## job 101
Design axi4_dut, start of the top module:
module axi4_dut 
   (
    input wire ACLK,
    input wire ARESETn,
    input wire [4-1:0] MEM_AWID,
    input wire [32-1:0] MEM_AWADDR,
    input wire [8-1:0] MEM_AWLEN,
    input wire [3-1:0] MEM_AWSIZE,
    input wire [2-1:0] MEM_AWBURST,
    input wire [1-1:0] MEM_AWLOCK,
    input wire [4-1:0] MEM_AWCACHE,
    input wire [3-1:0] MEM_AWPROT,
    input wire [4-1:0] MEM_AWQOS,
    input wire MEM_AWVALID,
    output wire MEM_AWREADY,
    input wire [32-1:0] MEM_WDATA,
    input wire [(32/8)-1:0] MEM_WSTRB,
    input wire MEM_WLAST,
    input wire MEM_WVALID,
    output wire MEM_WREADY,
    output wire [4-1:0] MEM_BID,
    output wire [2-1:0] MEM_BRESP,
    output wire MEM_BVALID,
    input wire MEM_BREADY,
    input wire [4-1:0] MEM_ARID,
    input wire [32-1:0] MEM_ARADDR,
    input wire [8-1:0] MEM_ARLEN,
    input wire [3-1:0] MEM_ARSIZE,
    input wire [2-1:0] MEM_ARBURST,
    input wire [1-1:0] MEM_ARLOCK,
    input wire [4-1:0] MEM_ARCACHE,
    input wire [3-1:0] MEM_ARPROT,
    input wire [4-1:0] MEM_ARQOS,
    input wire MEM_ARVALID,
    output wire MEM_ARREADY,
    output wire [4-1:0] MEM_RID,
    output wire [32-1:0] MEM_RDATA,
    output wire [2-1:0] MEM_RRESP,
    output wire MEM_RLAST,
    output wire MEM_RVALID,
    input wire MEM_RREADY
);
make LEC_CHECK=0 ABC_AREA=0 CAP_MARGIN=20 CORE_ASPECT_RATIO=0.98 CORE_MARGIN=2 CORE_UTILIZATION=72 CTS_CLUSTER_SIZE=37 GPL_ROUTABILITY_DRIVEN=0 GPL_TIMING_DRIVEN=1 HOLD_SLACK_MARGIN=-0.07 MIN_ROUTING_LAYER=met1 PLACE_DENSITY_LB_ADDON=0.0 SETUP_SLACK_MARGIN=1.12 SLEW_MARGIN=20 TNS_END_PERCENT=35 finish   # period 3.91 ns
run.sh (not shown) runs the stock make flow with config.mk's settings and CLKGATE_MAP_FILE=.
Job 101 finished all stages; however, its layout fails the closing checks, the failures being negative setup slack.
Modified inputs, job 102 compared to job 101
# job 101
export LEC_CHECK = 0
export ABC_AREA = 0
export CAP_MARGIN = 20
export CORE_ASPECT_RATIO = 0.98
export CORE_MARGIN = 2
export CORE_UTILIZATION = 72
export CTS_CLUSTER_SIZE = 37
export GPL_ROUTABILITY_DRIVEN = 0
export GPL_TIMING_DRIVEN = 1
export HOLD_SLACK_MARGIN = -0.07
export MIN_ROUTING_LAYER = met1
export PLACE_DENSITY_LB_ADDON = 0.0
export SETUP_SLACK_MARGIN = 1.12
export SLEW_MARGIN = 20
export TNS_END_PERCENT = 35
create_clock -name core_clock -period 3.91 [get_ports {ACLK}]
# job 102
export LEC_CHECK = 0
export ABC_AREA = 1
export CAP_MARGIN = 20
export CORE_MARGIN = 2
export CORE_UTILIZATION = 72
export CTS_CLUSTER_DIAMETER = 348
export PLACE_DENSITY = 0.6
export SLEW_MARGIN = 20
create_clock -name core_clock -period 3.94 [get_ports {ACLK}]
The worst hold margin reported for job 102 is smaller than that of job 101 by 0.47 ns.
Changes observed in job 102 relative to job 101: met1 track utilization from global routing shows no meaningful change; slack of the critical path shows an increase of 0.13 ns.
The layout from job 102, despite a flow that completed every stage, fails the layout checks, with the failing checks listed as negative hold slack, negative setup slack.
Job 102 against job 101: total power saw an increase; total routed wire length on the met1 layer saw an increase.
Of the two candidates, job 101 has the better routed wire length and job 102 the worse one.
Number of hold-repair buffers added at the cts stage: job 102 vs job 101 down 1
### job 102 -> job 103
# job 102
export LEC_CHECK = 0
export ABC_AREA = 1
export CAP_MARGIN = 20
export CORE_MARGIN = 2
export CORE_UTILIZATION = 72
export CTS_CLUSTER_DIAMETER = 348
export PLACE_DENSITY = 0.6
export SLEW_MARGIN = 20
create_clock -name core_clock -period 3.94 [get_ports {ACLK}]
# job 103
export LEC_CHECK = 0
export ABC_AREA = 1
export CAP_MARGIN = 20
export CORE_MARGIN = 2
export CORE_UTILIZATION = 59
export PLACE_DENSITY = 0.6
export SLEW_MARGIN = 20
create_clock -name core_clock -period 5.6 [get_ports {ACLK}]
## What came out
Job 103: flow completed, timing, DRC and antenna clean
On clock transition at the registers of the reported paths, job 103 and job 102 are basically level.
Job 102 → job 103: proportion of final cell area spent on non-clock buffers fell 2.9 points, number of global-route vias before repair fell 10400, post-layout period usage of the worst path lower, relative slew slack fell 3.7 points.
What job 104 does differently from job 103 at the input level:
# job 103
export LEC_CHECK = 0
export ABC_AREA = 1
export CAP_MARGIN = 20
export CORE_MARGIN = 2
export CORE_UTILIZATION = 59
export PLACE_DENSITY = 0.6
export SLEW_MARGIN = 20
create_clock -name core_clock -period 5.6 [get_ports {ACLK}]
# job 104
export LEC_CHECK = 0
export CAP_MARGIN = 20
export CORE_MARGIN = 2
export CORE_UTILIZATION = 65
export SLEW_MARGIN = 20
create_clock -name core_clock -period 4.25 [get_ports {ACLK}]
Findings:
Run comparison: job 103 path category of the worst min-delay check input port to async pin; job 104 path category of the worst min-delay check register to register
Every run in job 103 and job 104 closed cleanly, with the single exception of job 104.
Job 104 vs. job 103: final-layout worst hold slack went up by 0.30 ns.
Taking job 103 over job 104, the routed wire length ratio works out to 1.2.
The critical path's slowest cell comes out dfrtp_2 in one run and dfrtp_4 in the other, namely in job 104 and job 103 respectively.
Job 104 vs job 103, area added between synthesis and finish went up by 3.8 points.
Job 104: total net switching power lower than job 103
Looking at worst path required time, job 104 sits 1.08 ns below job 103.
Comparing job 103 and job 104, the lower final estimated routing congestion in global placement is on job 103.
Sequential-to-total area share from yosys stat, job 103 and job 104: larger value in job 104
Compared with job 103, job 104 shows power drawn by the clock network higher by about 25%.
In the route summary, job 104 ends up with a via count below that of job 103.
~same adder-cell share of the synthesized area in job 103 and job 104
Worst setup slack: job 104 worse than job 103
Power is estimated from default activity; no workload was simulated.
